north:
// CPU
module CPU(
				clk,
			  rst_n,
		   IO_stall,
         awid_m_inf,
       awaddr_m_inf,
       awsize_m_inf,
      awburst_m_inf,
        awlen_m_inf,
      awvalid_m_inf,
      awready_m_inf,
        wdata_m_inf,
        wlast_m_inf,
       wvalid_m_inf,
       wready_m_inf,
          bid_m_inf,
        bresp_m_inf,
       bvalid_m_inf,
       bready_m_inf,
         arid_m_inf,
       araddr_m_inf,
        arlen_m_inf,
       arsize_m_inf,
      arburst_m_inf,
      arvalid_m_inf,
      arready_m_inf, 
          rid_m_inf,
        rdata_m_inf,
        rresp_m_inf,
        rlast_m_inf,
       rvalid_m_inf,
       rready_m_inf 
);
Size in the first run: ~420 flip-flops, roughly 230 I/O pins.
Settings: LEC_CHECK=0, CAP_MARGIN=0, CELL_PAD_IN_SITES_DETAIL_PLACEMENT=1, CORE_ASPECT_RATIO=0.74, CORE_MARGIN=4, CORE_UTILIZATION=53, CTS_CLUSTER_DIAMETER=314, GPL_TIMING_DRIVEN=0, MIN_ROUTING_LAYER=met2, SETUP_SLACK_MARGIN=1.0, SLEW_MARGIN=30, TNS_END_PERCENT=95; clock period 6.0 ns.
run.sh (not shown) runs the stock make flow with config.mk's settings and CLKGATE_MAP_FILE=.
north did not run to completion, as it errored out during global routing (5_1_grt).
diff inputs: north => south
Settings: MIN_ROUTING_LAYER removed (was met2); GPL_TIMING_DRIVEN removed (was 0); CAP_MARGIN changed from 0 to 20; SLEW_MARGIN changed from 30 to 20; CORE_MARGIN changed from 4 to 2; CTS_CLUSTER_DIAMETER removed (was 314); CELL_PAD_IN_SITES_DETAIL_PLACEMENT removed (was 1); SETUP_SLACK_MARGIN removed (was 1.0); CORE_ASPECT_RATIO removed (was 0.74); TNS_END_PERCENT removed (was 95); CORE_UTILIZATION changed from 53 to 40; the clock period (ns, I/O delays scaled along) changed from 6.0 to 5.88.
Results
Of south and north, only south finishes the flow clean.
north did not finish; the tool stopped in global routing (5_1_grt) with error GRT-0116.
The die width reported for south is smaller than that of north by 2.4%.
Summary of south over north: number of instances resized during post-cts repair went down 155, area of the core went up 33%, fraction of the core area occupied by cells at floorplan went down 13 points.
south -> north: post-synthesis instance total delta 0, exact match
south against north: post-CTS repair timing setup buffer count went down 59; number of cells in the design after placement went down 34.
What east does differently from south at the input level:
Settings: setting CTS_CLUSTER_SIZE to 14 for the first time; setting SETUP_SLACK_MARGIN to -0.4 for the first time; changing CORE_UTILIZATION from 40 to 67; changing the clock period (ns, I/O delays scaled along) from 5.88 to 4.34.
### Flow results
Summary of east over south: site row count dropped 23, wire length of the first global-routing pass now larger, ratio of total power to cell area went up, wire length up 5.7%.
Across south and east, a clean result was obtained everywhere but in east.
Inputs modified between east and west:
Settings: setting PLACE_DENSITY_LB_ADDON to 0.26 for the first time; changing CORE_UTILIZATION from 67 to 72; changing CTS_CLUSTER_SIZE from 14 to 48; removing SETUP_SLACK_MARGIN (formerly -0.4); changing the clock period (ns, I/O delays scaled along) from 4.34 to 5.41.
Notes after the runs:
west vs. east: routed length on met3 went up by 4.1%, data arrival time of the critical path increased 0.17 ns, final hold slack up 0.14 ns, non-clock buffer count down 59.
west supports a lower top clock frequency than east.
west: full flow OK, the timing, design-rule and antenna checks passed
In the reports for west and east, the larger post-CTS setup repair buffer count belongs to east.
Compared to east, west leaves less free space in the core.

* * *

## run E
CPU again, from the RTL that the note above started with.
make LEC_CHECK=0 CAP_MARGIN=5 CORE_MARGIN=2 CORE_UTILIZATION=72 CTS_CLUSTER_DIAMETER=231 CTS_CLUSTER_SIZE=15 SETUP_SLACK_MARGIN=1.03 SLEW_MARGIN=20 TNS_END_PERCENT=5 finish   # period 4.08 ns
STATUS run=run E STAGES=ALL_DONE FINAL_CHECKS=FAILED CAUSE=negative setup slack
The following lists how run B was set up differently from run E:
Settings: SETUP_SLACK_MARGIN: 1.03 -> unset; PLACE_DENSITY_LB_ADDON: unset -> 0.19; CAP_MARGIN: 5 -> 20; TNS_END_PERCENT: 5 -> unset; ABC_AREA: unset -> 1; the clock period (ns, I/O delays scaled along): 4.08 -> 3.55.
==> comparison <==
- Every stage of run B finished as expected; the final checks, on the other hand, flagged negative setup slack, which means the layout fails.
- Where max-slew headroom at the worst pin is concerned, run E is outperformed by run B.
- Against run E as the reference, run B delivers a higher via count of the first global-routing pass.
- The higher routed length per placed instance of run E and run B is in run E.
- Summary: with run E as the reference, combinational gate count in run B moved up by more than 10%.
- Of run E and run B, the higher placed instance area belongs to run B.
- The met2 usage number comes out lower for run B vs run E.
- Compared with run E, number of cells upsized or downsized after cts in run B decreased by more than 10%.
- Cell area: run B > run E
- Run B ends up with a final routed wirelength across all metal layers that is 4.7% higher than in run E.

* * *

== raven ==
Starting RTL as in the previous note.
Settings: LEC_CHECK=0, CAP_MARGIN=20, CORE_MARGIN=2, CORE_UTILIZATION=72, CTS_CLUSTER_DIAMETER=231, CTS_CLUSTER_SIZE=15, SLEW_MARGIN=20; clock period 4.08 ns.
Completing all stages was not enough for raven: its layout failed the final checks because of setup timing.
What cedar does differently from raven at the input level:
Settings: CORE_UTILIZATION now 44, was 72; CTS_CLUSTER_DIAMETER no longer set, was 231; CTS_CLUSTER_SIZE no longer set, was 15; the clock period (ns, I/O delays scaled along) now 5.88, was 4.08.
cedar reached the end of the flow, and the finished layout is clean on the timing, design-rule and antenna checks. Number of signal-net buffers in the layout, cedar and raven: lower on cedar. Against raven, cedar comes in 32 points lower on final core utilization. fa_1 as the slowest cell on the critical path was reported by raven, and dfrtp_1 by cedar. Number of buffer and inverter stages on the critical path: higher on raven. Looking at area of all placed cells without fillers across cedar and raven, the one that comes out lower is cedar.
## Diff of input files: harbor against cedar
Settings: CTS_CLUSTER_SIZE: unset -> 33; PLACE_DENSITY: unset -> 0.67; CORE_UTILIZATION: 44 -> 72; the clock period (ns, I/O delays scaled along): 5.88 -> 4.06.
--- outcome ---
- What the final checks of harbor revealed, after a flow that finished every stage, was a layout that fails on setup timing.
- Taking cedar as the reference point, the number of antenna repair diodes of harbor rises by 6.
- Re power in combinational cells: harbor is 50% up on cedar.
- Compare cedar and harbor | accumulated negative setup slack higher: cedar
What lagoon does differently from harbor at the input level:
Settings: changing CTS_CLUSTER_SIZE from 33 to 22; setting ABC_AREA to 1 for the first time; removing PLACE_DENSITY (formerly 0.67); changing CORE_UTILIZATION from 72 to 66; changing the clock period (ns, I/O delays scaled along) from 4.06 to 2.63.
[flow] lagoon | stages: complete | final checks: fail | reason: setup timing. Re area enclosed by the die boundary: lagoon is 12% up on harbor. Synthesized cell count, harbor and lagoon: lower on harbor. Count of clock-buffer cells in the layout: lagoon vs harbor down about 3%. Sequential share of cell area was higher in the run labelled harbor. Re final-layout worst hold slack: harbor was lower than lagoon. Run comparison: harbor termination of the worst setup path rd_data[13]$_DFFE_PN0P_; lagoon termination of the worst setup path rd_data[12]$_DFFE_PN0P_. Taking harbor as the reference, in lagoon via count now larger, share of cell area taken by multi-input logic gates moved down.
Power and IR drop assume default switching activity.
